// piped_wallace_mult
module piped_wallace_mult(
    input wire clock, reset,
    input wire [15:0] x,y,
    output reg [31:0] prod
);
    genvar i,j;
    wire [31:0] pp[0:15];
    generate
        for(i=0; i<16; i=i+1) begin : PP_GEN
            for(j=0; j<32; j=j+1) begin : COL
                assign pp[i][j] = (j>=i && j<i+16) ? (x[j-i] & y[i]) : 1'b0;
            end
        end
    endgenerate
    wire [31:0] s0,s1,c0_0,c1_0,c02_0,c12_0;
    array_7_to_3_compressor A0(pp[0],pp[1],pp[2],pp[3],pp[4],pp[5],pp[6], s0, c0_0, c02_0);
    array_7_to_3_compressor A1(pp[7],pp[8],pp[9],pp[10],pp[11],pp[12],pp[13], s1, c1_0, c12_0);
    wire [31:0] c0  = c0_0  << 1;
    wire [31:0] c1  = c1_0  << 1;
    wire [31:0] c02 = c02_0 << 2;
    wire [31:0] c12 = c12_0 << 2;
    reg [31:0] rs0,rs1,rc0,rc1,rc02,rc12, rpp14,rpp15;
    always @(posedge clock or posedge reset)
        if(reset) begin
            rs0<=0; rs1<=0; rc0<=0; rc1<=0; rc02<=0; rc12<=0;
            rpp14<=0; rpp15<=0;
        end else begin
            rs0<=s0; rs1<=s1; rc0<=c0; rc1<=c1; rc02<=c02; rc12<=c12;
            rpp14<=pp[14]; rpp15<=pp[15];
        end
    wire [31:0] sum1,carry_1,carry_2;
    array_7_to_3_compressor A2(
        rs0,rs1,rc0,rc1,rc02,rc12,rpp14,
        sum1, carry_1, carry_2
    );
    wire [31:0] carry1 = carry_1 << 1;
    wire [31:0] carry2 = carry_2 << 2;
    reg [31:0] rsum1,rcarry1,rcarry2,rlast;
    always @(posedge clock or posedge reset)
        if(reset) begin
            rsum1<=0; rcarry1<=0; rcarry2<=0; rlast<=0;
        end else begin
            rsum1<=sum1; rcarry1<=carry1; rcarry2<=carry2;
            rlast<=rpp15;
        end
  ...
export LEC_CHECK = 0
export ABC_AREA = 1
export CAP_MARGIN = 20
export CORE_MARGIN = 2
export CORE_UTILIZATION = 69
export CTS_CLUSTER_SIZE = 46
export GPL_TIMING_DRIVEN = 1
export PLACE_DENSITY = 0.82
export SLEW_MARGIN = 20
export TNS_END_PERCENT = 85
create_clock -name core_clock -period 1.96 [get_ports {clock}]
run.sh (not shown) runs the stock make flow with config.mk's settings and CLKGATE_MAP_FILE=.
The first run reached the layout checks and failed them: negative setup slack.
==> next run, changes <==
- ABC_AREA: 1 -> unset
- CORE_UTILIZATION: 69 -> 58
- CTS_CLUSTER_SIZE: 46 -> unset
- GPL_TIMING_DRIVEN: 1 -> unset
- PLACE_DENSITY: 0.82 -> unset
- TNS_END_PERCENT: 85 -> unset
- clock period: 1.96 -> 2.59 ns (I/O delays scaled with it)
Effect: The new run passed the timing, DRC and antenna checks. Power is lower by 30%. Design area went down by 6.6%. Global-route usage goes down by 14 points. Worst hold slack is worse by 0.039 ns. Sequential share of layout area goes up by 2.7 points. Count of clock-buffer cells in the layout went up by 3. Routed wire length decreases by 37%. Cell count falls by 17%. Via count decreases by 27%.
==> next run, changes <==
- ABC_AREA: unset -> 1
- CORE_UTILIZATION: 58 -> 68
- CTS_CLUSTER_SIZE: unset -> 46
- GPL_TIMING_DRIVEN: unset -> 1
- HOLD_SLACK_MARGIN: unset -> 0.24
- TNS_END_PERCENT: unset -> 30
- clock period: 2.59 -> 1.14 ns (I/O delays scaled with it)
=>
- The new run failed in global routing on GRT-0232
- die size fell by 11%
- synthesized area is higher by 4.0%
- synthesized cell count grows by 31%
==> next run, changes <==
- ABC_AREA: 1 -> 0
- CORE_UTILIZATION: 68 -> 17
- GPL_TIMING_DRIVEN: 1 -> 0
- HOLD_SLACK_MARGIN: 0.24 -> unset
- PLACE_DENSITY_LB_ADDON: unset -> 0.23
- clock period: 1.14 -> 2.69 ns (I/O delays scaled with it)
This time the run ran to the end with no violations; area after synthesis drops by 3.8%; synthesized cell count drops by 24%; die size climbs to 3.8 times its value.
==> next run, changes <==
- ABC_AREA: 0 -> unset
- CORE_UTILIZATION: 17 -> 70
- CTS_CLUSTER_DIAMETER: unset -> 31
- CTS_CLUSTER_SIZE: 46 -> unset
- GPL_TIMING_DRIVEN: 0 -> unset
- PLACE_DENSITY_LB_ADDON: 0.23 -> unset
- SETUP_SLACK_MARGIN: unset -> -0.15
- TNS_END_PERCENT: 30 -> unset
- clock period: 2.69 -> 2.24 ns (I/O delays scaled with it)
- This time the run produced a layout that fails on negative setup slack
- worst hold slack improves by 0.11 ns
- register-to-register slack is worse by 0.18 ns
- first-iteration DRC count rises by 93%
- count of clock-buffer cells in the layout rises by 23
- routed wire length drops by 2.0%
- global-route usage is higher by 24 points
==> next run, changes <==
- ABC_AREA: unset -> 1
- CORE_UTILIZATION: 70 -> 72
- CTS_CLUSTER_DIAMETER: 31 -> unset
- CTS_CLUSTER_SIZE: unset -> 46
- GPL_TIMING_DRIVEN: unset -> 1
- SETUP_SLACK_MARGIN: -0.15 -> 0.36
- SLEW_MARGIN: 20 -> 10
- TNS_END_PERCENT: unset -> 85
- clock period: 2.24 -> 1.85 ns (I/O delays scaled with it)
=> This time the run never finished: it broke off in global routing with DPL-0038. Die size is higher by 1.1%. Synthesized area is higher by 4.0%. Synthesized cell count is higher by 31%.
Power is estimated from default activity; no workload was simulated.
